[flow/design.v]
module project_euler_17(
  input clk,
  input reset,
  output reg [3:0] ones_digit,
  output reg [3:0] tens_digit,
  output reg [3:0] hundreds_digit,
  output reg [15:0] letter_count,
  output reg done
);
  integer next_ones_digit;
  integer next_tens_digit;
  integer next_hundreds_digit;
  integer letters;
  always @(posedge clk or posedge reset)
  begin
    if (reset) begin
      ones_digit <= 0;
      tens_digit <= 0;
      hundreds_digit <= 0;
      letter_count <= 0;
      done <= 0;
    end
    else if (!done) begin
      next_ones_digit = 0;
      next_tens_digit = 0;
      next_hundreds_digit = 0;
      letters = 0;
      next_tens_digit[3:0] = tens_digit;
      next_hundreds_digit[3:0] = hundreds_digit;
      if (ones_digit == 9) begin
        next_ones_digit = 0;
        if (tens_digit == 9) begin
          next_tens_digit = 0;
          if (hundreds_digit == 9) begin
            next_hundreds_digit = 0;
            letters += 11;  
            done <= 1;
          end
          else
            next_hundreds_digit[3:0] = hundreds_digit + 1;
        end
        else
          next_tens_digit[3:0] = tens_digit + 1;
      end
      else
        next_ones_digit[3:0] = ones_digit + 1;
      if (next_tens_digit != 1) begin
        case (next_ones_digit)
          1: letters += 3;  
          2: letters += 3;  
          3: letters += 5;  
          4: letters += 4;  
          5: letters += 4;  
          6: letters += 3;  
          7: letters += 5;  
          8: letters += 5;  
          9: letters += 4;  
        endcase
        case (next_tens_digit)
          2: letters += 6;  
          3: letters += 6;  
          4: letters += 5;  
          5: letters += 5;  
          6: letters += 5;  
          7: letters += 7;  
          8: letters += 6;  
          9: letters += 6;  
        endcase
      end
      else begin
        case (next_ones_digit)
          0: letters += 3;  
          1: letters += 6;  
          2: letters += 6;  
          3: letters += 8;  
          4: letters += 8;  
          5: letters += 7;  
          6: letters += 7;  
          7: letters += 9;  
          8: letters += 8;  
          9: letters += 8;  
        endcase
      end
      case (next_hundreds_digit)
        1: letters += 10;  
        2: letters += 10;  
        3: letters += 12;  
        4: letters += 11;  
        5: letters += 11;  
        6: letters += 10;  
        7: letters += 12;  
        8: letters += 12;  
        9: letters += 11;  
      endcase
      if (next_hundreds_digit > 0 && ((next_ones_digit > 0) || (next_tens_digit > 0)))
        letters += 3;  
      ones_digit <= next_ones_digit[3:0];
      tens_digit <= next_tens_digit[3:0];
      hundreds_digit <= next_hundreds_digit[3:0];
      letter_count <= letter_count + letters[15:0];
    end
  end
endmodule
[flow/config.mk]
export PLATFORM = sky130hd
export DESIGN_NAME = project_euler_17
export DESIGN_NICKNAME = project_euler_17
export VERILOG_FILES = /design/flow/design.v
export SDC_FILE = /design/flow/constraint.sdc
export NUM_CORES = 4
export LEC_CHECK = 0
export CAP_MARGIN = 20
export CORE_MARGIN = 2
export CORE_UTILIZATION = 72
export CTS_CLUSTER_DIAMETER = 31
export PLACE_DENSITY = 0.81
export SLEW_MARGIN = 20
[flow/run.sh]
#!/bin/bash
# the make line also repeats each setting of config.mk as NAME=value (left out here)
make -C /OpenROAD-flow-scripts/flow DESIGN_CONFIG=/design/flow/config.mk WORK_HOME=/design/flow/orfs CLKGATE_MAP_FILE= finish
[flow/constraint.sdc]
create_clock -name core_clock -period 5.81 [get_ports {clk}]
set_input_delay 1.1620 -clock core_clock [delete_from_list [all_inputs] [get_ports {clk}]]
set_output_delay 1.1620 -clock core_clock [all_outputs]
set_load 0.01 [all_outputs]
==> metrics.yaml, run 1 <==
placement:
  dp_slack_ns: -0.0432
  port_buffers: 30
  gp_congestion: 0.938
  dp_hpwl_mm: 5.25
critical_path:
  reg2reg_from: "ones_digit[0]"
  worstPathRequired_ns: 6.02
  path_depth: 29
  critical_path.max_fanout: 10
  crit_arrival_ns: 6.55
  crit_type: "reg -> reg"
  path_buffers: 5
  slowest_delay_ns: 0.46
  reg2reg_slack_ns: -0.53
  r2r_end: "letter_count[15]"
  startpoint_type: "flop"
  worstSetupStartpoint: "ones_digit[0]"
  slowest_stage: "dfrtp_2"
  ff2ff_path_depth: 29
  cp-end-kind: "flop"
  crit_end: "letter_count[15]"
  critPathTopFamily: "AND-OR/OR-AND gates"
global_route:
  grt_max_degree: 30
  grt_util_all_layers: 0.383
  antenna_found_initial: 0
  gr-total-overflow: 0
  grt_pass1_wl_mm: 13.3
  grt_pass1_vias: 2830
job:
  max-cap-violations: 0
  tool_warnings: 31
timing:
  rsz0062_at_grt: "yes"
  timing.hold.ws_ns: 0.497
  max_slew_margin: 0.510
  period_used_share: 1.09
  finalSetupViolations: 10
  tightest_slew_ns: 0.714
  fin_tns_setup_ns: -4.01
  hold_viol_final: 0
  max_freq_ghz: 0.158
  maxSlewViolCount: 0
  fin_ws_ns: -0.535
  fin_worst_skew_ns: 0.00831
  finalCriticalPeriod_ns: 6.34
drt:
  drtIter0Drc: 1242
  num_vias: 3804
  drc_errors: 0
  antenna-diode-count: 0
  viasPerCell: 8.13
  firstDrtPassIters: 13
  wl_per_cell_um: 27.0
  antenna_left: 0
  wl_mm: 12.6
clock_network:
  root_buffer: "clkbuf_8"
  ctsHoldBuffers: 0
  cts_max_level: 2
  cts_sinks: 29
  cts_tree: "done"
  clk_latency_ns: 0.30
  clk_pin_slew_worst_paths_ns: 0.07
  cts_made_buffers: 5
  clk_path_buf_depth: 2
power_and_ir_drop:
  p_comb_mw: 0.227
  p_switching_mw: 0.247
  p_clk_frac: 0.319
  switching_share: 0.337
  power_leader: "sequential cells"
  powerSeq_mw: 0.271
  total_power_mw: 0.731
  p_per_area_mw_per_mm2: 192
  power_frac_seq: 0.370
  vdd_drop_max_mv: 0.303
  p_leak_nw: 1.61
  combPwrFrac: 0.310
  powerClk_mw: 0.233
  intPower_mw: 0.484
logic_synthesis:
  synth_flops: 29
  yosys_area_sq_mm: 0.00291
  ys_cells: 362
  yosysSeqAreaShare: 0.249
  postSynthAreaPerCell_sq_um: 8.04
  synth_adder_area_share: 0.0903
  synth.logic.top_family: "simple AND/OR/NAND/NOR gates"
  ys_sh_xor: 0.0873
  synth.area.top_cells: "dfrtp_1, ha_1, o21ai_0"
  ys_sh_aoi: 0.212
  synth_cells: 362
  synth_top_cell_by_count: "nand2_1"
  netlist_area_sq_mm: 0.00291
  yosysWarnings: 1
  edf_count: 0
  yosysTopAreaCellShare: 0.249
  flop_cell: "dfrtp_1"
  mux_area_frac: 0.0185
  top_area_cell: "dfrtp_1"
  yosys-top-cells-count: "nand2_1, dfrtp_1, o21ai_0, nor2_1, inv_1"
  synthArstFlopShare: 1.00
  ys_sh_simple: 0.270
  yosysUniqueCellTypes: 70
final_layout:
  logic_area_sq_mm: 0.00219
  syn2layout_area_growth_pct: 30.8
  nNetsFinal: 438
  flop_area_sq_um: 732
  nFillCells: 77
die:
  initial_core_util: 0.738
  die_h_um: 67.6
  design.core.area_sq_mm: 0.00394
  rows: 23
  pin_count: 31
  die_w_um: 67.6
  design.die.area_sq_mm: 0.00457
worst_hold_path:
  min_to: "letter_count[12]"
  hp-class: "reg -> reg"
  hold_path_depth: 1
  min-delay-start: "letter_count[12]"
status:
  status: "complete, but fails checks"
  violatedChecks: "negative setup slack"
==> final cells by class <==
cell class              instances  share of cell area
multi-input cells             287               0.576
flip-flops and latches         29               0.192
repair buffers                 70               0.161
inverters                      24              0.0237
clock buffers                   7              0.0227
well taps                      50              0.0164
clock inverters                 1             0.00789
==> per-stage QoR <==
stage           util  instance area [sq um]  std cells
2_1_floorplan      -                   2920        363
3_3_place_gp   0.848                   3340        444
3_5_place_dp   0.848                   3340        444
4_1_cts        0.886                   3490        453
5_1_grt        0.965                   3800        468
6_report       0.965                   3800        468
==> repair_timing <==
| item | in CTS | in global routing |
|---|---|---|
| cloned | 0 | 0 |
| buffers inserted | 1 | 16 |
| resized | 7 | 38 |
| endpoints found under the setup margin | 8 | 10 |
| pin swaps | 4 | 33 |
==> layer usage <==
metal	vias up	wire length, um	GRT usage
met5	-	0	0
met2	514	5340	0.646
met3	177	2010	0.0700
met1	1709	4140	0.469
met4	0	1140	0.184
li1	1404	-	-
==> run 2: changes to the inputs <==
CAP_MARGIN = 15   (was 20)
CELL_PAD_IN_SITES_DETAIL_PLACEMENT = 2   (was unset)
CORE_ASPECT_RATIO = 0.5   (was unset)
CORE_MARGIN = 10   (was 2)
CORE_UTILIZATION = 49   (was 72)
CTS_CLUSTER_DIAMETER = unset   (was 31)
GPL_ROUTABILITY_DRIVEN = 0   (was unset)
MIN_ROUTING_LAYER = met1   (was unset)
PLACE_DENSITY = 0.37   (was 0.81)
clock period = 4.8 ns   (was 5.81 ns; I/O delays follow)
==> run 2 against run 1 <==
  * The run now fails in detailed placement
  * Die size up 110%
  * Area after synthesis unchanged
  * Synthesized cell count unchanged
==> metrics.yaml, run 2 <==
logic_synthesis:
  ys_sh_aoi: 0.212  # unchanged
  synth_cells: 362  # unchanged
  yosysTopAreaCellShare: 0.249  # unchanged
  synthArstFlopShare: 1.00  # unchanged
  ys_sh_xor: 0.0873  # unchanged
  yosysWarnings: 1  # unchanged
  yosysSeqAreaShare: 0.249  # unchanged
  top_area_cell: "dfrtp_1"  # unchanged
  netlist_area_sq_mm: 0.00291  # unchanged
  yosys_area_sq_mm: 0.00291  # unchanged
  synth_adder_area_share: 0.0903  # unchanged
  ys_cells: 362  # unchanged
  edf_count: 0  # unchanged
  synth.logic.top_family: "simple AND/OR/NAND/NOR gates"  # unchanged
  synth.area.top_cells: "dfrtp_1, ha_1, o21ai_0"  # unchanged
  flop_cell: "dfrtp_1"  # unchanged
  synth_flops: 29  # unchanged
  yosys-top-cells-count: "nand2_1, dfrtp_1, o21ai_0, nor2_1, inv_1"  # unchanged
  ys_sh_simple: 0.270  # unchanged
  yosysUniqueCellTypes: 70  # unchanged
  postSynthAreaPerCell_sq_um: 8.04  # unchanged
  mux_area_frac: 0.0185  # unchanged
  synth_top_cell_by_count: "nand2_1"  # unchanged
die:
  rows: 19  # was 23
  design.die.area_sq_mm: 0.00961  # was 0.00457 sq mm
  die_h_um: 74.5  # was 67.6 um
  pin_count: 31  # unchanged
  initial_core_util: 0.519  # was 0.738
  die_w_um: 129  # was 67.6 um
  design.core.area_sq_mm: 0.00561  # was 0.00394 sq mm
status:
  status: "aborted with a tool error"  # was complete, but fails checks
  error: "[ERROR DPL-0033] detailed placement checks failed during check placement."
  stop_stage: "detailed placement"
placement:
  port_buffers: 30  # unchanged
[run 2: through the flow]
step	total power [mW]	instances	instance area [sq um]	setup TNS, ns	worst slack (ns)
after floorplan	0.441	363	2990	-6.14	-0.731
after global placement	0.544	521	3850	-5.94	-0.617
==> run 3: changes to the inputs <==
CAP_MARGIN = 0   (was 15)
CELL_PAD_IN_SITES_DETAIL_PLACEMENT = 1   (was 2)
CELL_PAD_IN_SITES_GLOBAL_PLACEMENT = 2   (was unset)
CORE_ASPECT_RATIO = 1.96   (was 0.5)
CORE_MARGIN = 2   (was 10)
CORE_UTILIZATION = 37   (was 49)
PLACE_DENSITY = unset   (was 0.37)
PLACE_DENSITY_LB_ADDON = 0.11   (was unset)
TNS_END_PERCENT = 75   (was unset)
clock period = 10.0 ns   (was 4.8 ns; I/O delays follow)
==> run 3 against run 2 <==
  * Now clean on timing, DRC and antenna
  * Die size decreased by 10%
  * Area after synthesis did not move
  * Synthesized cell count unchanged
==> metrics.yaml, run 3 <==
drt:
  antenna-diode-count: 0
  firstDrtPassIters: 4
  wl_per_cell_um: 17.9
  drtIter0Drc: 96
  antenna_left: 0
  wl_mm: 8.50
  drc_errors: 0
  viasPerCell: 5.79
  num_vias: 2745
critical_path:
  critPathTopFamily: "AND-OR/OR-AND gates"
  path_depth: 27
  ff2ff_path_depth: 27
  path_common_cell: "nor2_1"
  crit_arrival_ns: 7.12
  path_buffers: 2
  worstSetupStartpoint: "ones_digit[3]"
  worstPathRequired_ns: 10.16
  reg2reg_slack_ns: 3.04
  critical_path.max_fanout: 19
  r2r_end: "letter_count[9]"
  reg2reg_from: "ones_digit[3]"
  slowest_stage: "dfrtp_1"
  crit_end: "letter_count[9]"
  startpoint_type: "flop"
  cp-end-kind: "flop"
  crit_type: "reg -> reg"
  slowest_delay_ns: 0.65
placement:
  port_buffers: 30  # unchanged
  dp_hpwl_mm: 6.45
  post-place-cells: 466
  dp_slack_ns: 3.06
timing:
  maxSlewViolCount: 0
  hold_viol_final: 0
  period_used_share: 0.696
  max_slew_margin: 0.448
  finalSetupViolations: 0
  rsz0062_at_grt: "no"
  fin_tns_setup_ns: 0
  fin_worst_skew_ns: 0.00884
  timing.hold.ws_ns: 0.474
  max_freq_ghz: 0.144
  tightest_slew_ns: 0.828
  fin_ws_ns: 3.04
  finalCriticalPeriod_ns: 6.96
logic_synthesis:
  synth_cells: 362  # unchanged
  ys_sh_simple: 0.270  # unchanged
  synthArstFlopShare: 1.00  # unchanged
  edf_count: 0  # unchanged
  synth_top_cell_by_count: "nand2_1"  # unchanged
  yosysTopAreaCellShare: 0.249  # unchanged
  ys_cells: 362  # unchanged
  ys_sh_aoi: 0.212  # unchanged
  synth_adder_area_share: 0.0903  # unchanged
  synth.area.top_cells: "dfrtp_1, ha_1, o21ai_0"  # unchanged
  synth.logic.top_family: "simple AND/OR/NAND/NOR gates"  # unchanged
  flop_cell: "dfrtp_1"  # unchanged
  postSynthAreaPerCell_sq_um: 8.04  # unchanged
  yosysSeqAreaShare: 0.249  # unchanged
  ys_sh_xor: 0.0873  # unchanged
  yosys-top-cells-count: "nand2_1, dfrtp_1, o21ai_0, nor2_1, inv_1"  # unchanged
  top_area_cell: "dfrtp_1"  # unchanged
  synth_flops: 29  # unchanged
  yosys_area_sq_mm: 0.00291  # unchanged
  yosysUniqueCellTypes: 70  # unchanged
  mux_area_frac: 0.0185  # unchanged
  netlist_area_sq_mm: 0.00291  # unchanged
  yosysWarnings: 1  # unchanged
power_and_ir_drop:
  switching_share: 0.277
  p_comb_mw: 0.0989
  p_leak_nw: 1.40
  powerClk_mw: 0.180
  p_per_area_mw_per_mm2: 127
  p_switching_mw: 0.120
  intPower_mw: 0.313
  powerSeq_mw: 0.154
  power_frac_seq: 0.356
  vdd_drop_max_mv: 0.141
  power_leader: "the clock network"
  p_clk_frac: 0.415
  combPwrFrac: 0.229
global_route:
  grt_pass1_wl_mm: 14.1
  grt_util_all_layers: 0.215
  grt_pass1_vias: 2859
  gr-total-overflow: 0
  grt_max_degree: 30
  antenna_found_initial: 0
die:
  pin_count: 31  # unchanged
  die_h_um: 128  # was 74.5 um
  design.core.area_sq_mm: 0.00771  # was 0.00561 sq mm
  design.die.area_sq_mm: 0.00863  # was 0.00961 sq mm
  die_w_um: 67.3  # was 129 um
  rows: 45  # was 19
  initial_core_util: 0.377  # was 0.519
worst_hold_path:
  hp-class: "reg -> reg"
  min-delay-start: "letter_count[15]"
  min_to: "letter_count[15]"
  hold_path_depth: 1
status:
  status: "no timing/DRC/antenna violations"  # was aborted with a tool error
clock_network:
  postCtsSetupRepairBufs: 0
  cts_sinks: 29
  clk_latency_ns: 0.28
  cts_tree: "done"
  ctsHoldBuffers: 0
  cts_max_level: 2
  cts_resized: 0
  clk_path_buf_depth: 2
  clk_pin_slew_worst_paths_ns: 0.05
  cts_made_buffers: 5
  root_buffer: "clkbuf_16"
job:
  tool_warnings: 28
  max-cap-violations: 0
final_layout:
  nFillCells: 930
  nNetsFinal: 400
  syn2layout_area_growth_pct: 17.1
  fin_cells: 474
[run 3: cell type report]
type / count / area [sq um] / share of cell area
clock inverters: 2 / 37.5 / 0.0110
multi-input cells: 287 / 1980 / 0.582
clock buffers: 6 / 139 / 0.0408
flip-flops and latches: 29 / 726 / 0.213
inverters: 24 / 90.1 / 0.0265
well taps: 94 / 118 / 0.0345
repair buffers: 32 / 315 / 0.0926
[run 3: per-stage QoR]
stage          total power, mW  area [sq um]   util
2_1_floorplan            0.205          2910      -
3_3_place_gp             0.255          3230  0.419
3_5_place_dp             0.256          3230  0.419
4_1_cts                  0.438          3410  0.442
5_1_grt                  0.453          3410  0.442
6_report                 0.433          3410  0.442
[run 3: routing by layer]
| layer | GRT usage | vias to the layer above | wire [um] |
|---|---|---|---|
| met2 | 0.384 | 48 | 4720 |
| met1 | 0.229 | 1348 | 3190 |
| met5 | 0 | - | 0 |
| met4 | 0.126 | 0 | 407 |
| met3 | 0.0316 | 23 | 189 |
| li1 | - | 1326 | - |
==> run 4: changes to the inputs <==
CAP_MARGIN = 20   (was 0)
CELL_PAD_IN_SITES_DETAIL_PLACEMENT = unset   (was 1)
CELL_PAD_IN_SITES_GLOBAL_PLACEMENT = unset   (was 2)
CORE_ASPECT_RATIO = unset   (was 1.96)
CORE_UTILIZATION = 72   (was 37)
CTS_CLUSTER_DIAMETER = 375   (was unset)
CTS_CLUSTER_SIZE = 100   (was unset)
GPL_ROUTABILITY_DRIVEN = unset   (was 0)
MIN_ROUTING_LAYER = unset   (was met1)
PLACE_DENSITY_LB_ADDON = unset   (was 0.11)
SETUP_SLACK_MARGIN = -0.45   (was unset)
TNS_END_PERCENT = unset   (was 75)
clock period = 4.86 ns   (was 10.0 ns; I/O delays follow)
==> run 4 against run 3 <==
  * The run now fails in clock tree synthesis
  * Die size decreased by 47%
  * Synthesized cell count unchanged
  * Area after synthesis unchanged
==> metrics.yaml, run 4 <==
status:
  status: "aborted with a tool error"  # was no timing/DRC/antenna violations
  stop_stage: "clock tree synthesis"
  error: "[ERROR DPL-0038] Utilization greater than 100%, impossible to legalize"
die:
  die_w_um: 67.6  # was 67.3 um
  rows: 23  # was 45
  initial_core_util: 0.738  # was 0.377
  die_h_um: 67.6  # was 128 um
  pin_count: 31  # unchanged
  design.die.area_sq_mm: 0.00457  # was 0.00863 sq mm
  design.core.area_sq_mm: 0.00394  # was 0.00771 sq mm
logic_synthesis:
  synth.area.top_cells: "dfrtp_1, ha_1, o21ai_0"  # unchanged
  synth.logic.top_family: "simple AND/OR/NAND/NOR gates"  # unchanged
  postSynthAreaPerCell_sq_um: 8.04  # unchanged
  yosys_area_sq_mm: 0.00291  # unchanged
  synthArstFlopShare: 1.00  # unchanged
  synth_adder_area_share: 0.0903  # unchanged
  yosysTopAreaCellShare: 0.249  # unchanged
  yosysUniqueCellTypes: 70  # unchanged
  synth_top_cell_by_count: "nand2_1"  # unchanged
  ys_sh_xor: 0.0873  # unchanged
  top_area_cell: "dfrtp_1"  # unchanged
  edf_count: 0  # unchanged
  ys_sh_simple: 0.270  # unchanged
  flop_cell: "dfrtp_1"  # unchanged
  yosys-top-cells-count: "nand2_1, dfrtp_1, o21ai_0, nor2_1, inv_1"  # unchanged
  yosysWarnings: 1  # unchanged
  synth_flops: 29  # unchanged
  mux_area_frac: 0.0185  # unchanged
  yosysSeqAreaShare: 0.249  # unchanged
  ys_cells: 362  # unchanged
  ys_sh_aoi: 0.212  # unchanged
  netlist_area_sq_mm: 0.00291  # unchanged
  synth_cells: 362  # unchanged
placement:
  port_buffers: 30  # unchanged
  post_dp_cell_area_sq_mm: 0.00371  # was 0.00323 sq mm
  dp_hpwl_mm: 7.22  # was 6.45 mm
  gp_congestion: 0.964
run 4: stage by stage:
step	instances	setup WS, ns
floorplan	363	-0.671
global placement	484	-0.498
detailed placement	484	-0.868
==> run 5: changes to the inputs <==
CORE_UTILIZATION = 10   (was 72)
CTS_CLUSTER_DIAMETER = unset   (was 375)
CTS_CLUSTER_SIZE = unset   (was 100)
SETUP_SLACK_MARGIN = unset   (was -0.45)
clock period = 11.2 ns   (was 4.86 ns; I/O delays follow)
==> run 5 against run 4 <==
  * Now clean on timing, DRC and antenna
  * Area after synthesis unchanged
  * Synthesized cell count did not move
  * Die size rose to 6.7 times the previous value
==> metrics.yaml, run 5 <==
drt:
  antenna-diode-count: 0
  drc_errors: 0
  num_vias: 2639
  firstDrtPassIters: 4
  antenna_left: 0
  drtIter0Drc: 287
  viasPerCell: 3.46
  wl_per_cell_um: 10.3
  wl_mm: 7.85
worst_hold_path:
  hp-class: "reg -> reg"
  min_to: "letter_count[12]"
  hold_path_depth: 1
  min-delay-start: "letter_count[12]"
critical_path:
  crit_arrival_ns: 7.00
  critPathTopFamily: "AND-OR/OR-AND gates"
  slowest_delay_ns: 0.56
  path_common_cell: "nor2_1"
  slowest_stage: "dfrtp_1"
  startpoint_type: "flop"
  critical_path.max_fanout: 20
  ff2ff_path_depth: 27
  crit_type: "reg -> reg"
  path_buffers: 1
  reg2reg_from: "ones_digit[1]"
  worstSetupStartpoint: "ones_digit[1]"
  worstPathRequired_ns: 11.35
  cp-end-kind: "flop"
  path_depth: 27
  crit_end: "letter_count[14]"
  reg2reg_slack_ns: 4.35
  r2r_end: "letter_count[14]"
logic_synthesis:
  postSynthAreaPerCell_sq_um: 8.04  # unchanged
  top_area_cell: "dfrtp_1"  # unchanged
  yosysTopAreaCellShare: 0.249  # unchanged
  yosysWarnings: 1  # unchanged
  synth_top_cell_by_count: "nand2_1"  # unchanged
  netlist_area_sq_mm: 0.00291  # unchanged
  ys_sh_simple: 0.270  # unchanged
  synth.logic.top_family: "simple AND/OR/NAND/NOR gates"  # unchanged
  synth_adder_area_share: 0.0903  # unchanged
  yosysSeqAreaShare: 0.249  # unchanged
  synth.area.top_cells: "dfrtp_1, ha_1, o21ai_0"  # unchanged
  yosysUniqueCellTypes: 70  # unchanged
  ys_sh_xor: 0.0873  # unchanged
  flop_cell: "dfrtp_1"  # unchanged
  synth_flops: 29  # unchanged
  ys_sh_aoi: 0.212  # unchanged
  ys_cells: 362  # unchanged
  edf_count: 0  # unchanged
  yosys-top-cells-count: "nand2_1, dfrtp_1, o21ai_0, nor2_1, inv_1"  # unchanged
  mux_area_frac: 0.0185  # unchanged
  synthArstFlopShare: 1.00  # unchanged
  synth_cells: 362  # unchanged
  yosys_area_sq_mm: 0.00291  # unchanged
power_and_ir_drop:
  power_leader: "sequential cells"
  p_per_area_mw_per_mm2: 95.7
  switching_share: 0.285
  powerSeq_mw: 0.138
  total_power_mw: 0.357
  combPwrFrac: 0.243
  power_frac_seq: 0.386
  p_switching_mw: 0.102
  p_leak_nw: 1.39
  vdd_drop_max_mv: 0.113
  p_clk_frac: 0.371
  p_comb_mw: 0.0869
  intPower_mw: 0.256
  powerClk_mw: 0.133
global_route:
  grt_util_all_layers: 0.0517
  grt_pass1_vias: 2432
  grt_pass1_wl_mm: 12.9
  antenna_found_initial: 0
  grt_max_degree: 30
  gr-total-overflow: 0
status:
  status: "no timing/DRC/antenna violations"  # was aborted with a tool error
job:
  max-cap-violations: 0
  tool_warnings: 28
die:
  rows: 62  # was 23
  pin_count: 31  # unchanged
  die_w_um: 175  # was 67.6 um
  design.core.area_sq_mm: 0.0287  # was 0.00394 sq mm
  design.die.area_sq_mm: 0.0305  # was 0.00457 sq mm
  die_h_um: 175  # was 67.6 um
  initial_core_util: 0.101  # was 0.738
timing:
  rsz0062_at_grt: "no"
  tightest_slew_ns: 0.732
  period_used_share: 0.611
  fin_worst_skew_ns: 0.00893
  maxSlewViolCount: 0
  max_slew_margin: 0.512
  finalCriticalPeriod_ns: 6.85
  hold_viol_final: 0
  fin_tns_setup_ns: 0
  finalSetupViolations: 0
  max_freq_ghz: 0.146
placement:
  port_buffers: 30  # unchanged
  dp_hpwl_mm: 5.77  # was 7.22 mm
  gp_congestion: 0.809  # was 0.964
clock_network:
  cts_tree: "done"
  clk_latency_ns: 0.28
  cts_max_level: 2
  clk_pin_slew_worst_paths_ns: 0.05
  root_buffer: "clkbuf_16"
  cts_made_buffers: 5
  postCtsSetupRepairBufs: 0
  cts_sinks: 29
  ctsHoldBuffers: 0
  cts_resized: 0
  clk_path_buf_depth: 2
final_layout:
  nFillCells: 3341
  syn2layout_area_growth_pct: 28.4
  nNetsFinal: 400
[run 5: cell type report]
type	instances	area, sq um	share of cell area
timing repair buffer	32	315	0.0844
clock buffer	7	143	0.0382
inverter	24	90.1	0.0241
tap	384	480	0.129
multi-input combinational	287	1980	0.530
sequential	29	726	0.194
[run 5: metal layers]
layer	GRT usage	wire length, um
met4	0.0115	54
met1	0.0720	3930
met5	0	0
met2	0.0812	3540
met3	0.0116	326
[run 5: metrics by stage]
step	instances	utilization	setup slack [ns]	hold WS [ns]	cell area (sq um)
after floorplan	363	-	5.33	0.504	2910
after detailed placement	756	0.125	4.38	0.477	3590
after global placement	756	0.125	4.60	0.478	3590
after CTS	763	0.130	4.37	0.489	3730
after global routing	763	0.130	3.69	0.509	3730
final	763	0.130	4.35	0.483	3730
==> run 6: changes to the inputs <==
ABC_AREA = 1   (was unset)
CAP_MARGIN = 35   (was 20)
CORE_UTILIZATION = 65   (was 10)
CTS_CLUSTER_DIAMETER = 278   (was unset)
CTS_CLUSTER_SIZE = 44   (was unset)
SETUP_SLACK_MARGIN = -0.3   (was unset)
clock period = 4.45 ns   (was 11.2 ns; I/O delays follow)
==> run 6 against run 5 <==
  * The flow now stops in clock tree synthesis
  * Area after synthesis down 7.8%
  * Synthesized cell count grew 12%
  * Die size decreased by 85%
==> metrics.yaml, run 6 <==
logic_synthesis:
  yosysWarnings: 1  # unchanged
  synth.area.top_cells: "dfrtp_1, nand2_1, ha_1"  # was dfrtp_1, ha_1, o21ai_0
  mux_area_frac: 0  # was 0.0185
  yosys_area_sq_mm: 0.00268  # was 0.00291 sq mm
  edf_count: 0  # unchanged
  top_area_cell: "dfrtp_1"  # unchanged
  postSynthAreaPerCell_sq_um: 6.60  # was 8.04 sq um
  synthArstFlopShare: 1.00  # unchanged
  synth_flops: 29  # unchanged
  yosysTopAreaCellShare: 0.271  # was 0.249
  synth_cells: 406  # was 362
  yosysSeqAreaShare: 0.271  # was 0.249
  flop_cell: "dfrtp_1"  # unchanged
  yosysUniqueCellTypes: 34  # was 70
  netlist_area_sq_mm: 0.00268  # was 0.00291 sq mm
  synth_top_cell_by_count: "nand2_1"  # unchanged
  synth_adder_area_share: 0.0943  # was 0.0903
  ys_sh_aoi: 0.0863  # was 0.212
  ys_sh_xor: 0.0392  # was 0.0873
  synth.logic.top_family: "simple AND/OR/NAND/NOR gates"  # unchanged
  yosys-top-cells-count: "nand2_1, inv_1, nor2_1, nand3_1, dfrtp_1"  # was nand2_1, dfrtp_1, o21ai_0, nor2_1, inv_1
  ys_cells: 406  # was 362
  ys_sh_simple: 0.413  # was 0.270
status:
  stop_stage: "clock tree synthesis"
  error: "[ERROR DPL-0038] Utilization greater than 100%, impossible to legalize"
  status: "aborted with a tool error"  # was no timing/DRC/antenna violations
placement:
  port_buffers: 30  # unchanged
  dp_slack_ns: -0.705  # was 4.38 ns
  dp_hpwl_mm: 6.93  # was 5.77 mm
  gp_congestion: 0.911  # was 0.809
  post_dp_cell_area_sq_mm: 0.00362  # was 0.00359 sq mm
die:
  die_w_um: 68.2  # was 175 um
  rows: 23  # was 62
  die_h_um: 68.2  # was 175 um
  initial_core_util: 0.675  # was 0.101
  design.die.area_sq_mm: 0.00465  # was 0.0305 sq mm
  pin_count: 31  # unchanged
  design.core.area_sq_mm: 0.00397  # was 0.0287 sq mm
==> run 6: through the flow <==
stage / util / hold WS (ns) / instances / TNS (ns)
2_1_floorplan: - / 0.507 / 407 / -1.43
3_3_place_gp: 0.906 / 0.460 / 556 / -1.56
3_5_place_dp: 0.913 / 0.494 / 557 / -4.86
==> run 7: changes to the inputs <==
ABC_AREA = unset   (was 1)
CAP_MARGIN = 20   (was 35)
CELL_PAD_IN_SITES_GLOBAL_PLACEMENT = 3   (was unset)
CORE_ASPECT_RATIO = 0.72   (was unset)
CORE_UTILIZATION = 30   (was 65)
CTS_CLUSTER_DIAMETER = unset   (was 278)
CTS_CLUSTER_SIZE = 82   (was 44)
GPL_ROUTABILITY_DRIVEN = 0   (was unset)
PLACE_DENSITY = 0.56   (was unset)
SETUP_SLACK_MARGIN = 1.25   (was -0.3)
SLEW_MARGIN = 5   (was 20)
clock period = 10.0 ns   (was 4.45 ns; I/O delays follow)
==> run 7 against run 6 <==
  * Now clean on timing, DRC and antenna
  * Die size grew 130%
  * Area after synthesis increased by 8.5%
  * Synthesized cell count fell by 11%
==> metrics.yaml, run 7 <==
drt:
  drc_errors: 0
  antenna_left: 0
  drtIter0Drc: 183
  wl_per_cell_um: 15.8
  antenna-diode-count: 0
  num_vias: 2608
  firstDrtPassIters: 4
  wl_mm: 8.00
  viasPerCell: 5.13
critical_path:
  crit_arrival_ns: 7.19
  path_depth: 27
  reg2reg_slack_ns: 2.96
  r2r_end: "letter_count[13]"
  ff2ff_path_depth: 27
  slowest_stage: "dfrtp_1"
  startpoint_type: "flop"
  path_common_cell: "nor2_1"
  path_buffers: 2
  worstPathRequired_ns: 10.15
  crit_end: "letter_count[13]"
  cp-end-kind: "flop"
  critPathTopFamily: "AND-OR/OR-AND gates"
  critical_path.max_fanout: 17
  slowest_delay_ns: 0.67
  worstSetupStartpoint: "ones_digit[0]"
  crit_type: "reg -> reg"
  reg2reg_from: "ones_digit[0]"
power_and_ir_drop:
  power_frac_seq: 0.342
  p_comb_mw: 0.0982
  power_leader: "the clock network"
  combPwrFrac: 0.219
  p_switching_mw: 0.117
  p_per_area_mw_per_mm2: 129
  switching_share: 0.262
  p_leak_nw: 1.41
  powerClk_mw: 0.197
  vdd_drop_max_mv: 0.115
  intPower_mw: 0.331
  p_clk_frac: 0.439
  powerSeq_mw: 0.153
timing:
  rsz0062_at_grt: "no"
  period_used_share: 0.704
  finalSetupViolations: 0
  fin_tns_setup_ns: 0
  fin_worst_skew_ns: 0.00692
  tightest_slew_ns: 0.824
  max_slew_margin: 0.451
  max_freq_ghz: 0.142
  hold_viol_final: 0
  maxSlewViolCount: 0
  finalCriticalPeriod_ns: 7.04
clock_network:
  cts_sinks: 29
  cts_made_buffers: 5
  clk_pin_slew_worst_paths_ns: 0.05
  postCtsSetupRepairBufs: 0
  cts_tree: "done"
  clk_latency_ns: 0.28
  ctsHoldBuffers: 0
  clk_path_buf_depth: 2
  root_buffer: "clkbuf_16"
  cts_max_level: 2
  cts_resized: 0
die:
  die_h_um: 87.6  # was 68.2 um
  initial_core_util: 0.309  # was 0.675
  rows: 30  # was 23
  design.die.area_sq_mm: 0.0105  # was 0.00465 sq mm
  design.core.area_sq_mm: 0.00942  # was 0.00397 sq mm
  die_w_um: 120  # was 68.2 um
  pin_count: 31  # unchanged
worst_hold_path:
  hold_path_depth: 1
  hp-class: "reg -> reg"
  min_to: "letter_count[15]"
  min-delay-start: "letter_count[15]"
final_layout:
  final_util: 0.367
  syn2layout_area_growth_pct: 19.0
  nNetsFinal: 400
  fin_cells: 508
  postLayoutCellArea_sq_mm: 0.00346
logic_synthesis:
  top_area_cell: "dfrtp_1"  # unchanged
  synth_top_cell_by_count: "nand2_1"  # unchanged
  yosysWarnings: 1  # unchanged
  synth_flops: 29  # unchanged
  ys_sh_aoi: 0.212  # was 0.0863
  yosys-top-cells-count: "nand2_1, dfrtp_1, o21ai_0, nor2_1, inv_1"  # was nand2_1, inv_1, nor2_1, nand3_1, dfrtp_1
  postSynthAreaPerCell_sq_um: 8.04  # was 6.60 sq um
  yosysSeqAreaShare: 0.249  # was 0.271
  netlist_area_sq_mm: 0.00291  # was 0.00268 sq mm
  ys_cells: 362  # was 406
  synth.area.top_cells: "dfrtp_1, ha_1, o21ai_0"  # was dfrtp_1, nand2_1, ha_1
  ys_sh_simple: 0.270  # was 0.413
  yosysTopAreaCellShare: 0.249  # was 0.271
  flop_cell: "dfrtp_1"  # unchanged
  yosysUniqueCellTypes: 70  # was 34
  synth_cells: 362  # was 406
  synth.logic.top_family: "simple AND/OR/NAND/NOR gates"  # unchanged
  mux_area_frac: 0.0185  # was 0
  synth_adder_area_share: 0.0903  # was 0.0943
  ys_sh_xor: 0.0873  # was 0.0392
  synthArstFlopShare: 1.00  # unchanged
  edf_count: 0  # unchanged
  yosys_area_sq_mm: 0.00291  # was 0.00268 sq mm
global_route:
  met1_usage: 0.252
  met2_usage: 0.230
  antenna_found_initial: 0
  grt_util_all_layers: 0.162
  gr-total-overflow: 0
  grt-busiest-layer: "met1"
  grt_pass1_vias: 2556
  met3_usage: 0.0332
  grt_pass1_wl_mm: 13.5
  grt_max_degree: 30
job:
  max-cap-violations: 0
  tool_warnings: 30
placement:
  post_dp_cell_area_sq_mm: 0.00327  # was 0.00362 sq mm
  dp_hpwl_mm: 5.68  # was 6.93 mm
  post-place-cells: 500  # was 557
  port_buffers: 30  # unchanged
status:
  status: "no timing/DRC/antenna violations"  # was aborted with a tool error
==> run 7: cell type report <==
cell class	instances	area (sq um)
fillers	994	5960
multi-input cells	287	1980
flip-flops and latches	29	726
repair buffers	32	315
well taps	128	160
clock buffers	5	125
inverters	24	90.1
clock inverters	3	65.1
==> run 7: per-layer routing <==
| metal | vias up | part of all wire |
|---|---|---|
| met5 | - | 0 |
| met4 | 0 | 0.0047 |
| met3 | 5 | 0.032 |
| met2 | 50 | 0.39 |
| met1 | 1219 | 0.57 |
| li1 | 1334 | - |
==> run 7: through the flow <==
step | setup WS [ns] | hold slack [ns] | power (mW)
floorplan | 4.13 | 0.504 | 0.205
global placement | 3.14 | 0.470 | 0.252
detailed placement | 3.01 | 0.473 | 0.254
CTS | 2.94 | 0.480 | 0.456
global route | 2.21 | 0.487 | 0.474
finish | 2.96 | 0.474 | 0.448
==> run 8: changes to the inputs <==
CELL_PAD_IN_SITES_GLOBAL_PLACEMENT = unset   (was 3)
CORE_ASPECT_RATIO = unset   (was 0.72)
CORE_UTILIZATION = 61   (was 30)
CTS_CLUSTER_SIZE = unset   (was 82)
GPL_ROUTABILITY_DRIVEN = unset   (was 0)
PLACE_DENSITY = unset   (was 0.56)
SETUP_SLACK_MARGIN = 1.51   (was 1.25)
SLEW_MARGIN = 20   (was 5)
clock period = 6.61 ns   (was 10.0 ns; I/O delays follow)
==> run 8 against run 7 <==
  * Area after synthesis is the same
  * Setup slack worse by 2.0 ns
  * Clock skew rose by 0.0067 ns
  * Clock-buffer cell count grew 1
  * Critical endpoint is now letter_count[8]
  * Largest cell class unchanged
  * Highest routed layer unchanged
==> metrics.yaml, run 8 <==
status:
  status: "no timing/DRC/antenna violations"  # unchanged
clock_network:
  cts_tree: "done"  # unchanged
  cts_max_level: 2  # unchanged
  clk_latency_ns: 0.29  # was 0.28 ns
  root_buffer: "clkbuf_8"  # was clkbuf_16
  clk_pin_slew_worst_paths_ns: 0.06  # was 0.05 ns
  ctsHoldBuffers: 0  # unchanged
  cts_sinks: 29  # unchanged
  clk_path_buf_depth: 2  # unchanged
  cts_made_buffers: 5  # unchanged
power_and_ir_drop:
  p_per_area_mw_per_mm2: 152  # was 129 mW/mm^2
  p_clk_frac: 0.332  # was 0.439
  switching_share: 0.311  # was 0.262
  p_leak_nw: 1.71  # was 1.41 nW
  p_comb_mw: 0.171  # was 0.0982 mW
  powerSeq_mw: 0.234  # was 0.153 mW
  total_power_mw: 0.607  # was 0.448 mW
  combPwrFrac: 0.282  # was 0.219
  power_frac_seq: 0.386  # was 0.342
  powerClk_mw: 0.201  # was 0.197 mW
  p_switching_mw: 0.189  # was 0.117 mW
  vdd_drop_max_mv: 0.213  # was 0.115 mV
  power_leader: "sequential cells"  # was the clock network
  intPower_mw: 0.418  # was 0.331 mW
timing:
  max_slew_margin: 0.611  # was 0.451
  fin_ws_ns: 0.986  # was 2.96 ns
  tightest_slew_ns: 0.569  # was 0.824 ns
  period_used_share: 0.851  # was 0.704
  finalSetupViolations: 0  # unchanged
  hold_viol_final: 0  # unchanged
  maxSlewViolCount: 0  # unchanged
  finalCriticalPeriod_ns: 5.62  # was 7.04 ns
  rsz0062_at_grt: "yes"  # was no
  max_freq_ghz: 0.178  # was 0.142 GHz
  fin_tns_setup_ns: 0  # unchanged
  fin_worst_skew_ns: 0.0137  # was 0.00692 ns
worst_hold_path:
  min_to: "letter_count[12]"  # was letter_count[15]
  hp-class: "reg -> reg"  # unchanged
  min-delay-start: "letter_count[12]"  # was letter_count[15]
  hold_path_depth: 1  # unchanged
logic_synthesis:
  mux_area_frac: 0.0185  # unchanged
  synth_flops: 29  # unchanged
  yosysUniqueCellTypes: 70  # unchanged
  top_area_cell: "dfrtp_1"  # unchanged
  yosys-top-cells-count: "nand2_1, dfrtp_1, o21ai_0, nor2_1, inv_1"  # unchanged
  synth_cells: 362  # unchanged
  yosys_area_sq_mm: 0.00291  # unchanged
  netlist_area_sq_mm: 0.00291  # unchanged
  synthArstFlopShare: 1.00  # unchanged
  synth.logic.top_family: "simple AND/OR/NAND/NOR gates"  # unchanged
  yosysWarnings: 1  # unchanged
  edf_count: 0  # unchanged
  ys_cells: 362  # unchanged
  ys_sh_xor: 0.0873  # unchanged
  yosysTopAreaCellShare: 0.249  # unchanged
  synth_adder_area_share: 0.0903  # unchanged
  flop_cell: "dfrtp_1"  # unchanged
  yosysSeqAreaShare: 0.249  # unchanged
  ys_sh_aoi: 0.212  # unchanged
  postSynthAreaPerCell_sq_um: 8.04  # unchanged
  ys_sh_simple: 0.270  # unchanged
  synth_top_cell_by_count: "nand2_1"  # unchanged
  synth.area.top_cells: "dfrtp_1, ha_1, o21ai_0"  # unchanged
final_layout:
  nNetsFinal: 456  # was 400
  syn2layout_area_growth_pct: 37.2  # was 19.0%
critical_path:
  startpoint_type: "flop"  # unchanged
  crit_arrival_ns: 5.79  # was 7.19 ns
  ff2ff_path_depth: 26  # was 27
  worstSetupStartpoint: "ones_digit[2]"  # was ones_digit[0]
  reg2reg_from: "ones_digit[2]"  # was ones_digit[0]
  r2r_end: "letter_count[8]"  # was letter_count[13]
  slowest_delay_ns: 0.43  # was 0.67 ns
  path_buffers: 3  # was 2
  worstPathRequired_ns: 6.77  # was 10.15 ns
  slowest_stage: "dfrtp_2"  # was dfrtp_1
  reg2reg_slack_ns: 0.99  # was 2.96 ns
  crit_type: "reg -> reg"  # unchanged
  path_depth: 26  # was 27
  critPathTopFamily: "AND-OR/OR-AND gates"  # unchanged
  critical_path.max_fanout: 7  # was 17
  crit_end: "letter_count[8]"  # was letter_count[13]
  cp-end-kind: "flop"  # unchanged
global_route:
  grt_util_all_layers: 0.311  # was 0.162
  grt_pass1_vias: 2805  # was 2556
  grt_max_degree: 30  # unchanged
  antenna_found_initial: 0  # unchanged
  grt_pass1_wl_mm: 13.1  # was 13.5 mm
  gr-total-overflow: 0  # unchanged
placement:
  gp_congestion: 0.981
  port_buffers: 30  # unchanged
  dp_slack_ns: 0.503  # was 3.01 ns
  dp_hpwl_mm: 4.89  # was 5.68 mm
die:
  pin_count: 31  # unchanged
  design.die.area_sq_mm: 0.00534  # was 0.0105 sq mm
  die_w_um: 73.1  # was 120 um
  die_h_um: 73.1  # was 87.6 um
  design.core.area_sq_mm: 0.00466  # was 0.00942 sq mm
  rows: 25  # was 30
  initial_core_util: 0.624  # was 0.309
drt:
  drtIter0Drc: 415  # was 183
  wl_mm: 9.14  # was 8.00 mm
  drc_errors: 0  # unchanged
  antenna_left: 0  # unchanged
  antenna-diode-count: 0  # unchanged
  num_vias: 3212  # was 2608
  viasPerCell: 6.56  # was 5.13
  wl_per_cell_um: 18.7  # was 15.8 um
  firstDrtPassIters: 8  # was 4
job:
  max-cap-violations: 0  # unchanged
  tool_warnings: 33  # was 30
-- run 8: cell type report --
cell class / instances / area [sq um]
Clock buffer: 6 / 82.6
Clock inverter: 2 / 37.5
Fill cell: 252 / 671
Inverter: 24 / 90.1
Multi-Input combinational cell: 287 / 2220
Sequential cell: 29 / 739
Tap cell: 54 / 67.6
Timing Repair Buffer: 88 / 749
-- run 8: stage by stage --
stage	cells	utilization	cell area (sq um)	hold slack, ns
floorplan	363	-	2990	0.504
global placement	433	0.709	3300	0.470
detailed placement	433	0.709	3300	0.479
CTS	480	0.817	3810	0.499
global route	490	0.856	3990	0.508
finish	490	0.856	3990	0.495
-- run 8: what timing repair did --
item | 4_1_cts | 5_1_grt
resized | 27 | 22
gates cloned | 0 | 0
setup endpoints to repair | 13 | 12
hold endpoints to repair | 0 | 0
pin swaps | 16 | 13
buffers inserted | 39 | 10
-- run 8: metal layers --
metal	vias up	global-route usage	part of all wire
li1	1442	-	-
met1	1491	0.404	0.39
met2	225	0.514	0.48
met3	54	0.0566	0.088
met4	0	0.113	0.037
met5	-	0	0
==> run 9: changes to the inputs <==
CELL_PAD_IN_SITES_DETAIL_PLACEMENT = 1   (was unset)
CORE_UTILIZATION = 59   (was 61)
CTS_CLUSTER_DIAMETER = 119   (was unset)
GPL_ROUTABILITY_DRIVEN = 1   (was unset)
HOLD_SLACK_MARGIN = 0.22   (was unset)
MAX_ROUTING_LAYER = met5   (was unset)
PLACE_DENSITY_LB_ADDON = 0.17   (was unset)
SETUP_SLACK_MARGIN = 0.04   (was 1.51)
SLEW_MARGIN = 30   (was 20)
TNS_END_PERCENT = 5   (was unset)
clock period = 5.25 ns   (was 6.61 ns; I/O delays follow)
==> run 9 against run 8 <==
  * The run now fails in detailed placement
  * Synthesized cell count unchanged
  * Area after synthesis unchanged
  * Die size up 3.2%
==> metrics.yaml, run 9 <==
logic_synthesis:
  ys_sh_xor: 0.0873  # unchanged
  yosysUniqueCellTypes: 70  # unchanged
  synth_flops: 29  # unchanged
  synth.area.top_cells: "dfrtp_1, ha_1, o21ai_0"  # unchanged
  postSynthAreaPerCell_sq_um: 8.04  # unchanged
  yosysTopAreaCellShare: 0.249  # unchanged
  yosysWarnings: 1  # unchanged
  top_area_cell: "dfrtp_1"  # unchanged
  synth_cells: 362  # unchanged
  yosys-top-cells-count: "nand2_1, dfrtp_1, o21ai_0, nor2_1, inv_1"  # unchanged
  synth_top_cell_by_count: "nand2_1"  # unchanged
  flop_cell: "dfrtp_1"  # unchanged
  yosysSeqAreaShare: 0.249  # unchanged
  ys_sh_simple: 0.270  # unchanged
  synth.logic.top_family: "simple AND/OR/NAND/NOR gates"  # unchanged
  synthArstFlopShare: 1.00  # unchanged
  yosys_area_sq_mm: 0.00291  # unchanged
  mux_area_frac: 0.0185  # unchanged
  netlist_area_sq_mm: 0.00291  # unchanged
  ys_sh_aoi: 0.212  # unchanged
  edf_count: 0  # unchanged
  synth_adder_area_share: 0.0903  # unchanged
  ys_cells: 362  # unchanged
die:
  die_w_um: 74.2  # was 73.1 um
  design.die.area_sq_mm: 0.00551  # was 0.00534 sq mm
  rows: 25  # unchanged
  pin_count: 31  # unchanged
  design.core.area_sq_mm: 0.00475  # was 0.00466 sq mm
  initial_core_util: 0.612  # was 0.624
  die_h_um: 74.2  # was 73.1 um
status:
  stop_stage: "detailed placement"
  status: "aborted with a tool error"  # was no timing/DRC/antenna violations
  error: "[ERROR DPL-0033] detailed placement checks failed during check placement."
placement:
  gp_congestion: 0.883  # was 0.981
  port_buffers: 30  # unchanged
run 9: stage by stage:
stage | setup WS [ns] | hold WS [ns] | cells | setup TNS, ns | area, sq um
2_1_floorplan | -0.283 | 0.504 | 363 | -1.78 | 2990
3_3_place_gp | -0.0342 | 0.472 | 490 | -0.0381 | 3650
==> run 10: changes to the inputs <==
CELL_PAD_IN_SITES_DETAIL_PLACEMENT = unset   (was 1)
CORE_UTILIZATION = 72   (was 59)
CTS_CLUSTER_DIAMETER = 293   (was 119)
CTS_CLUSTER_SIZE = 99   (was unset)
GPL_ROUTABILITY_DRIVEN = unset   (was 1)
HOLD_SLACK_MARGIN = unset   (was 0.22)
MAX_ROUTING_LAYER = unset   (was met5)
PLACE_DENSITY_LB_ADDON = unset   (was 0.17)
SETUP_SLACK_MARGIN = unset   (was 0.04)
SLEW_MARGIN = 20   (was 30)
TNS_END_PERCENT = unset   (was 5)
clock period = 8.41 ns   (was 5.25 ns; I/O delays follow)
==> run 10 against run 9 <==
  * The run now finishes clean
  * Die size down 17%
  * Synthesized cell count unchanged
  * Area after synthesis is the same
==> metrics.yaml, run 10 <==
logic_synthesis:
  yosys-top-cells-count: "nand2_1, dfrtp_1, o21ai_0, nor2_1, inv_1"  # unchanged
  yosysSeqAreaShare: 0.249  # unchanged
  netlist_area_sq_mm: 0.00291  # unchanged
  top_area_cell: "dfrtp_1"  # unchanged
  synth.logic.top_family: "simple AND/OR/NAND/NOR gates"  # unchanged
  ys_sh_aoi: 0.212  # unchanged
  yosysWarnings: 1  # unchanged
  ys_cells: 362  # unchanged
  synth.area.top_cells: "dfrtp_1, ha_1, o21ai_0"  # unchanged
  edf_count: 0  # unchanged
  yosys_area_sq_mm: 0.00291  # unchanged
  ys_sh_xor: 0.0873  # unchanged
  postSynthAreaPerCell_sq_um: 8.04  # unchanged
  synth_adder_area_share: 0.0903  # unchanged
  mux_area_frac: 0.0185  # unchanged
  synth_flops: 29  # unchanged
  synth_cells: 362  # unchanged
  yosysTopAreaCellShare: 0.249  # unchanged
  ys_sh_simple: 0.270  # unchanged
  synth_top_cell_by_count: "nand2_1"  # unchanged
  yosysUniqueCellTypes: 70  # unchanged
  flop_cell: "dfrtp_1"  # unchanged
  synthArstFlopShare: 1.00  # unchanged
timing:
  finalSetupViolations: 0
  timing.hold.ws_ns: 0.492
  rsz0062_at_grt: "no"
  fin_tns_setup_ns: 0
  tightest_slew_ns: 0.736
  finalCriticalPeriod_ns: 7.06
  maxSlewViolCount: 0
  fin_worst_skew_ns: 0.00934
  max_freq_ghz: 0.142
  hold_viol_final: 0
  max_slew_margin: 0.510
  period_used_share: 0.839
drt:
  antenna_left: 0
  drc_errors: 0
  wl_mm: 7.19
  num_vias: 2837
  drtIter0Drc: 329
  wl_per_cell_um: 16.7
  viasPerCell: 6.60
  antenna-diode-count: 0
  firstDrtPassIters: 5
critical_path:
  cp-end-kind: "flop"
  r2r_end: "letter_count[11]"
  path_depth: 27
  crit_arrival_ns: 7.22
  crit_end: "letter_count[11]"
  worstSetupStartpoint: "ones_digit[3]"
  worstPathRequired_ns: 8.57
  path_common_cell: "nor2_1"
  reg2reg_slack_ns: 1.35
  path_buffers: 2
  critical_path.max_fanout: 19
  ff2ff_path_depth: 27
  startpoint_type: "flop"
  slowest_delay_ns: 0.65
  crit_type: "reg -> reg"
  reg2reg_from: "ones_digit[3]"
  slowest_stage: "dfrtp_1"
  critPathTopFamily: "AND-OR/OR-AND gates"
die:
  die_h_um: 67.6  # was 74.2 um
  initial_core_util: 0.738  # was 0.612
  design.die.area_sq_mm: 0.00457  # was 0.00551 sq mm
  design.core.area_sq_mm: 0.00394  # was 0.00475 sq mm
  die_w_um: 67.6  # was 74.2 um
  rows: 23  # was 25
  pin_count: 31  # unchanged
final_layout:
  syn2layout_area_growth_pct: 13.9
  flop_area_sq_um: 726
  logic_area_sq_mm: 0.00198
  nFillCells: 254
  nNetsFinal: 400
worst_hold_path:
  hold_path_depth: 1
  hp-class: "reg -> reg"
  min-delay-start: "letter_count[8]"
  min_to: "letter_count[8]"
power_and_ir_drop:
  power_leader: "sequential cells"
  combPwrFrac: 0.261
  intPower_mw: 0.321
  p_clk_frac: 0.338
  powerSeq_mw: 0.185
  p_leak_nw: 1.38
  power_frac_seq: 0.401
  powerClk_mw: 0.156
  p_comb_mw: 0.120
  p_switching_mw: 0.139
  switching_share: 0.302
  p_per_area_mw_per_mm2: 139
  vdd_drop_max_mv: 0.184
  total_power_mw: 0.461
clock_network:
  clk_path_buf_depth: 2
  clk_latency_ns: 0.29
  cts_sinks: 29
  clk_pin_slew_worst_paths_ns: 0.07
  cts_max_level: 2
  postCtsSetupRepairBufs: 0
  root_buffer: "clkbuf_8"
  ctsHoldBuffers: 0
  cts_resized: 0
  cts_made_buffers: 5
  cts_tree: "done"
global_route:
  grt_max_degree: 27
  grt_pass1_wl_mm: 11.3
  grt_util_all_layers: 0.331
  grt_pass1_vias: 2386
  antenna_found_initial: 0
  gr-total-overflow: 0
status:
  status: "no timing/DRC/antenna violations"  # was aborted with a tool error
job:
  max-cap-violations: 0
  tool_warnings: 30
placement:
  gp_congestion: 0.886  # was 0.883
  dp_hpwl_mm: 4.89
  port_buffers: 30  # unchanged
## run 10: per-stage QoR
stage	instances	area, sq um	utilization	worst slack [ns]
2_1_floorplan	363	2910	-	2.54
3_3_place_gp	421	3170	0.803	1.95
3_5_place_dp	422	3190	0.810	1.55
4_1_cts	430	3310	0.841	1.44
5_1_grt	430	3310	0.841	1.00
6_report	430	3310	0.841	1.35
## run 10: area by class of cell
class / count / area share
clock inverters: 2 / 0.0113
clock buffers: 6 / 0.0249
well taps: 50 / 0.0189
repair buffers: 32 / 0.101
flip-flops and latches: 29 / 0.219
multi-input cells: 287 / 0.598
inverters: 24 / 0.0272
## run 10: metal layers
metal | share of wire | vias up | global-route usage
met4 | 0.025 | 0 | 0.115
met3 | 0.084 | 23 | 0.0650
li1 | - | 1331 | -
met5 | 0 | - | 0
met2 | 0.48 | 157 | 0.526
met1 | 0.41 | 1326 | 0.448
==> run 11: changes to the inputs <==
ABC_AREA = 1   (was unset)
CORE_ASPECT_RATIO = 1.31   (was unset)
CORE_UTILIZATION = 66   (was 72)
CTS_CLUSTER_DIAMETER = unset   (was 293)
CTS_CLUSTER_SIZE = unset   (was 99)
MAX_ROUTING_LAYER = met5   (was unset)
PLACE_DENSITY = 0.85   (was unset)
SETUP_SLACK_MARGIN = 0.68   (was unset)
SLEW_MARGIN = 10   (was 20)
clock period = 5.2 ns   (was 8.41 ns; I/O delays follow)
==> run 11 against run 10 <==
  * The flow now stops in global routing
  * Synthesized cell count grew 12%
  * Area after synthesis down 7.8%
  * Die size increased by 0.62%
==> metrics.yaml, run 11 <==
status:
  status: "aborted with a tool error"  # was no timing/DRC/antenna violations
  stop_stage: "global routing"
  error: "[ERROR DPL-0038] Utilization greater than 100%, impossible to legalize"
logic_synthesis:
  synth_cells: 406  # was 362
  mux_area_frac: 0  # was 0.0185
  yosysTopAreaCellShare: 0.271  # was 0.249
  yosys_area_sq_mm: 0.00268  # was 0.00291 sq mm
  synth_adder_area_share: 0.0943  # was 0.0903
  edf_count: 0  # unchanged
  top_area_cell: "dfrtp_1"  # unchanged
  yosys-top-cells-count: "nand2_1, inv_1, nor2_1, nand3_1, dfrtp_1"  # was nand2_1, dfrtp_1, o21ai_0, nor2_1, inv_1
  synthArstFlopShare: 1.00  # unchanged
  ys_sh_xor: 0.0392  # was 0.0873
  ys_sh_simple: 0.413  # was 0.270
  yosysUniqueCellTypes: 34  # was 70
  ys_sh_aoi: 0.0863  # was 0.212
  ys_cells: 406  # was 362
  synth.logic.top_family: "simple AND/OR/NAND/NOR gates"  # unchanged
  yosysWarnings: 1  # unchanged
  netlist_area_sq_mm: 0.00268  # was 0.00291 sq mm
  synth_top_cell_by_count: "nand2_1"  # unchanged
  synth_flops: 29  # unchanged
  postSynthAreaPerCell_sq_um: 6.60  # was 8.04 sq um
  flop_cell: "dfrtp_1"  # unchanged
  yosysSeqAreaShare: 0.271  # was 0.249
  synth.area.top_cells: "dfrtp_1, nand2_1, ha_1"  # was dfrtp_1, ha_1, o21ai_0
die:
  die_h_um: 77.0  # was 67.6 um
  initial_core_util: 0.687  # was 0.738
  design.die.area_sq_mm: 0.00459  # was 0.00457 sq mm
  rows: 26  # was 23
  die_w_um: 59.7  # was 67.6 um
  pin_count: 31  # unchanged
  design.core.area_sq_mm: 0.00390  # was 0.00394 sq mm
placement:
  port_buffers: 30  # unchanged
  gp_congestion: 0.940  # was 0.886
  post-place-cells: 475  # was 422
  dp_hpwl_mm: 5.02  # was 4.89 mm
clock_network:
  ctsHoldBuffers: 0  # unchanged
  cts_sinks: 29  # unchanged
  clk_path_buf_depth: 2  # unchanged
  cts_made_buffers: 5  # unchanged
  root_buffer: "clkbuf_8"  # unchanged
  cts_max_level: 2  # unchanged
-- run 11: stage by stage --
step                utilization  total power [mW]  setup WS [ns]  cell area [sq um]  hold slack (ns)
detailed placement        0.804             0.469         0.0680               3140            0.480
CTS                       0.928             0.737          0.377               3620            0.501
floorplan                     -             0.385          0.689               2800            0.507
global placement          0.804             0.462          0.154               3140            0.461
-- run 11: timing repair --
item                                    4_1_cts
pin swaps                                    37
endpoints found under the setup margin       11
setup buffers                                35
gates cloned                                  0
resized                                      36
==> run 12: changes to the inputs <==
ABC_AREA = unset   (was 1)
CAP_MARGIN = 35   (was 20)
CORE_ASPECT_RATIO = unset   (was 1.31)
CORE_UTILIZATION = 61   (was 66)
MAX_ROUTING_LAYER = unset   (was met5)
PLACE_DENSITY = unset   (was 0.85)
SETUP_SLACK_MARGIN = 1.7   (was 0.68)
SLEW_MARGIN = 20   (was 10)
clock period = 6.69 ns   (was 5.2 ns; I/O delays follow)
==> run 12 against run 11 <==
  * The run now finishes clean
  * Area after synthesis is 8.5% higher
  * Synthesized cell count is 11% lower
  * Die size is 16% higher
==> metrics.yaml, run 12 <==
logic_synthesis:
  synth_adder_area_share: 0.0903  # was 0.0943
  flop_cell: "dfrtp_1"  # unchanged
  ys_sh_aoi: 0.212  # was 0.0863
  yosys_area_sq_mm: 0.00291  # was 0.00268 sq mm
  ys_cells: 362  # was 406
  yosysUniqueCellTypes: 70  # was 34
  netlist_area_sq_mm: 0.00291  # was 0.00268 sq mm
  mux_area_frac: 0.0185  # was 0
  synth_flops: 29  # unchanged
  synth.area.top_cells: "dfrtp_1, ha_1, o21ai_0"  # was dfrtp_1, nand2_1, ha_1
  synth_top_cell_by_count: "nand2_1"  # unchanged
  ys_sh_simple: 0.270  # was 0.413
  ys_sh_xor: 0.0873  # was 0.0392
  top_area_cell: "dfrtp_1"  # unchanged
  yosys-top-cells-count: "nand2_1, dfrtp_1, o21ai_0, nor2_1, inv_1"  # was nand2_1, inv_1, nor2_1, nand3_1, dfrtp_1
  postSynthAreaPerCell_sq_um: 8.04  # was 6.60 sq um
  synth_cells: 362  # was 406
  yosysTopAreaCellShare: 0.249  # was 0.271
  synth.logic.top_family: "simple AND/OR/NAND/NOR gates"  # unchanged
  yosysSeqAreaShare: 0.249  # was 0.271
  yosysWarnings: 1  # unchanged
  synthArstFlopShare: 1.00  # unchanged
  edf_count: 0  # unchanged
die:
  pin_count: 31  # unchanged
  die_h_um: 73.1  # was 77.0 um
  design.die.area_sq_mm: 0.00534  # was 0.00459 sq mm
  die_w_um: 73.1  # was 59.7 um
  design.core.area_sq_mm: 0.00466  # was 0.00390 sq mm
  initial_core_util: 0.624  # was 0.687
  rows: 25  # was 26
critical_path:
  crit_end: "letter_count[13]"
  reg2reg_from: "ones_digit[1]"
  worstPathRequired_ns: 6.87
  slowest_stage: "fa_1"
  cp-end-kind: "flop"
  r2r_end: "letter_count[13]"
  path_depth: 25
  critPathTopFamily: "AND-OR/OR-AND gates"
  path_buffers: 1
  startpoint_type: "flop"
  slowest_delay_ns: 0.50
  reg2reg_slack_ns: 1.15
  crit_arrival_ns: 5.72
  critical_path.max_fanout: 5
  crit_type: "reg -> reg"
  worstSetupStartpoint: "ones_digit[1]"
  ff2ff_path_depth: 25
placement:
  gp_congestion: 0.859  # was 0.940
  port_buffers: 30  # unchanged
  post-place-cells: 434  # was 475
  dp_hpwl_mm: 4.97  # was 5.02 mm
drt:
  antenna-diode-count: 0
  wl_per_cell_um: 17.2
  drc_errors: 0
  firstDrtPassIters: 5
  num_vias: 3047
  antenna_left: 0
  viasPerCell: 6.30
  wl_mm: 8.35
  drtIter0Drc: 321
global_route:
  grt_util_all_layers: 0.316
  grt_pass1_wl_mm: 13.2
  grt_pass1_vias: 2788
  gr-total-overflow: 0
  antenna_found_initial: 0
  grt_max_degree: 30
power_and_ir_drop:
  p_leak_nw: 1.64
  p_comb_mw: 0.169
  p_per_area_mw_per_mm2: 154
  vdd_drop_max_mv: 0.255
  intPower_mw: 0.412
  powerClk_mw: 0.198
  switching_share: 0.310
  total_power_mw: 0.597
  power_leader: "sequential cells"
  power_frac_seq: 0.385
  p_clk_frac: 0.332
  p_switching_mw: 0.185
  powerSeq_mw: 0.230
  combPwrFrac: 0.283
job:
  tool_warnings: 33
  max-cap-violations: 0
timing:
  period_used_share: 0.828
  fin_worst_skew_ns: 0.0104
  maxSlewViolCount: 0
  finalCriticalPeriod_ns: 5.54
  finalSetupViolations: 0
  rsz0062_at_grt: "yes"
  fin_tns_setup_ns: 0
  hold_viol_final: 0
  max_freq_ghz: 0.180
  max_slew_margin: 0.650
  tightest_slew_ns: 0.524
clock_network:
  root_buffer: "clkbuf_8"  # unchanged
  cts_made_buffers: 5  # unchanged
  clk_latency_ns: 0.29
  cts_max_level: 2  # unchanged
  ctsHoldBuffers: 0  # unchanged
  clk_path_buf_depth: 2  # unchanged
  cts_tree: "done"
  cts_sinks: 29  # unchanged
  clk_pin_slew_worst_paths_ns: 0.08
worst_hold_path:
  min_to: "letter_count[12]"
  hold_path_depth: 1
  min-delay-start: "letter_count[12]"
  hp-class: "reg -> reg"
final_layout:
  nNetsFinal: 450
  flop_area_sq_um: 738
  fin_cells: 484
  nFillCells: 302
  syn2layout_area_growth_pct: 32.8
  logic_area_sq_mm: 0.00215
status:
  status: "no timing/DRC/antenna violations"  # was aborted with a tool error
-- run 12: cell type report --
class	count	share of cell area
multi-input combinational	287	0.557
inverter	24	0.0233
sequential	29	0.191
clock inverter	2	0.00972
tap	54	0.0175
timing repair buffer	82	0.180
clock buffer	6	0.0214
-- run 12: what timing repair did --
action,in CTS,in global routing
resized,25,12
buffers inserted,34,8
setup endpoints to repair,13,13
hold endpoints to repair,0,0
pin swaps,28,10
-- run 12: through the flow --
stage | util | worst slack (ns) | hold WS, ns | cell area, sq um
after floorplan | - | 1.16 | 0.504 | 2990
after global placement | 0.711 | 0.781 | 0.480 | 3310
after detailed placement | 0.711 | 0.542 | 0.480 | 3310
after CTS | 0.808 | 1.35 | 0.491 | 3760
after global routing | 0.829 | 0.948 | 0.508 | 3860
final | 0.829 | 1.15 | 0.490 | 3860
-- run 12: metal layers --
layer  global-route usage  vias up  share of wire
met5                    0        -              0
met4                0.134        0          0.020
met3               0.0580       20          0.064
met2                0.494      148           0.48
met1                0.428     1452           0.44
li1                     -     1427              -
==> run 13: changes to the inputs <==
CAP_MARGIN = 40   (was 35)
CORE_UTILIZATION = 68   (was 61)
CTS_CLUSTER_DIAMETER = 31   (was unset)
CTS_CLUSTER_SIZE = 21   (was unset)
SETUP_SLACK_MARGIN = unset   (was 1.7)
clock period = 5.57 ns   (was 6.69 ns; I/O delays follow)
==> run 13 against run 12 <==
  * Now fails the layout checks on negative setup slack
  * Register-to-register slack got worse by 1.7 ns
  * Cell area increased by 0.91%
  * Sequential power increased by 24%
  * Via count increased by 24%
  * Fmax decreased by 9.4%
  * Routed wire length increased by 56%
  * Cell count decreased by 1.2%
  * Power increased by 26%
  * Synthesized cell count unchanged
  * First-iteration DRC count increased to 4.0 times the previous value
  * Critical path type unchanged
==> metrics.yaml, run 13 <==
logic_synthesis:
  yosysWarnings: 1  # unchanged
  ys_sh_xor: 0.0873  # unchanged
  synth_cells: 362  # unchanged
  flop_cell: "dfrtp_1"  # unchanged
  ys_sh_aoi: 0.212  # unchanged
  synth_flops: 29  # unchanged
  ys_sh_simple: 0.270  # unchanged
  synth_adder_area_share: 0.0903  # unchanged
  synthArstFlopShare: 1.00  # unchanged
  yosys-top-cells-count: "nand2_1, dfrtp_1, o21ai_0, nor2_1, inv_1"  # unchanged
  yosys_area_sq_mm: 0.00291  # unchanged
  mux_area_frac: 0.0185  # unchanged
  yosysSeqAreaShare: 0.249  # unchanged
  synth.logic.top_family: "simple AND/OR/NAND/NOR gates"  # unchanged
clock_network:
  cts_sinks: 29  # unchanged
  cts_made_buffers: 5  # unchanged
  clk_latency_ns: 0.30  # was 0.29 ns
  cts_tree: "done"  # unchanged
  clk_pin_slew_worst_paths_ns: 0.07  # was 0.08 ns
  clk_path_buf_depth: 2  # unchanged
drt:
  drc_errors: 0  # unchanged
  drtIter0Drc: 1299  # was 321
  wl_per_cell_um: 27.2  # was 17.2 um
  num_vias: 3777  # was 3047
  firstDrtPassIters: 15  # was 5
  antenna-diode-count: 0  # unchanged
final_layout:
  nNetsFinal: 448  # was 450
  syn2layout_area_growth_pct: 34.0  # was 32.8%
  final_util: 0.961  # was 0.829
power_and_ir_drop:
  p_per_area_mw_per_mm2: 194  # was 154 mW/mm^2
  p_switching_mw: 0.258  # was 0.185 mW
  p_comb_mw: 0.224  # was 0.169 mW
  power_frac_seq: 0.379  # was 0.385
  p_leak_nw: 1.66  # was 1.64 nW
  switching_share: 0.342  # was 0.310
  intPower_mw: 0.496  # was 0.412 mW
  powerClk_mw: 0.245  # was 0.198 mW
global_route:
  antenna_found_initial: 0  # unchanged
  grt_util_all_layers: 0.397  # was 0.316
  grt_pass1_vias: 3174  # was 2788
timing:
  fin_worst_skew_ns: 0.00866  # was 0.0104 ns
  finalSetupViolations: 12  # was 0
  timing.hold.ws_ns: 0.520  # was 0.490 ns
  fin_ws_ns: -0.549  # was 1.15 ns
  hold_viol_final: 0  # unchanged
  max_freq_ghz: 0.163  # was 0.180 GHz
  max_slew_margin: 0.524  # was 0.650
die:
  rows: 23  # was 25
  die_h_um: 69.4  # was 73.1 um
  die_w_um: 69.4  # was 73.1 um
  pin_count: 31  # unchanged
status:
  status: "complete, but fails checks"  # was no timing/DRC/antenna violations
  violatedChecks: "negative setup slack"
critical_path:
  worstPathRequired_ns: 5.78  # was 6.87 ns
  cp-end-kind: "flop"  # unchanged
  path_buffers: 3  # was 1
  path_depth: 28  # was 25
  slowest_delay_ns: 0.47  # was 0.50 ns
  crit_type: "reg -> reg"  # unchanged
  critPathTopFamily: "AND-OR/OR-AND gates"  # unchanged
  r2r_end: "letter_count[11]"  # was letter_count[13]
  startpoint_type: "flop"  # unchanged
  slowest_stage: "fa_1"  # unchanged
  worstSetupStartpoint: "ones_digit[1]"  # unchanged
  ff2ff_path_depth: 28  # was 25
  crit_arrival_ns: 6.33  # was 5.72 ns
  crit_end: "letter_count[11]"  # was letter_count[13]
job:
  tool_warnings: 32  # was 33
worst_hold_path:
  min-delay-start: "letter_count[15]"  # was letter_count[12]
  min_to: "letter_count[15]"  # was letter_count[12]
placement:
  port_buffers: 30  # unchanged
[run 13: area by class of cell]
class | count | area, sq um | share of cell area
inverters | 24 | 90.1 | 0.0231
flip-flops and latches | 29 | 727 | 0.186
clock inverters | 2 | 37.5 | 0.00963
clock buffers | 6 | 82.6 | 0.0212
multi-input cells | 287 | 2200 | 0.564
repair buffers | 80 | 699 | 0.179
well taps | 50 | 62.6 | 0.0160
[run 13: through the flow]
step	setup slack, ns	power [mW]	TNS [ns]	instance area (sq um)	std cells
4_1_cts	-0.00127	0.710	-0.00127	3700	468
2_1_floorplan	0.00416	0.378	0	2980	363
3_3_place_gp	-0.0882	0.457	-0.441	3450	448
3_5_place_dp	-0.273	0.464	-1.89	3450	448
5_1_grt	-0.739	0.770	-6.48	3900	478
6_report	-0.549	0.755	-4.60	3900	478
[run 13: repair_timing]
action | CTS | global route
endpoints found under the hold margin | 0 | 0
resized | 11 | 24
pin swaps | 15 | 32
setup endpoints to repair | 9 | 10
setup buffers | 12 | 10
[run 13: per-layer routing]
layer | share of wire | wire [um] | track usage | up-vias
met1 | 0.31 | 4020 | 0.469 | 1619
met2 | 0.41 | 5360 | 0.667 | 516
met5 | 0 | 0 | 0 | -
met3 | 0.16 | 2110 | 0.0945 | 216
met4 | 0.12 | 1510 | 0.209 | 0
li1 | - | - | - | 1426
No activity file was given, so power comes from the tool's default toggle rates.
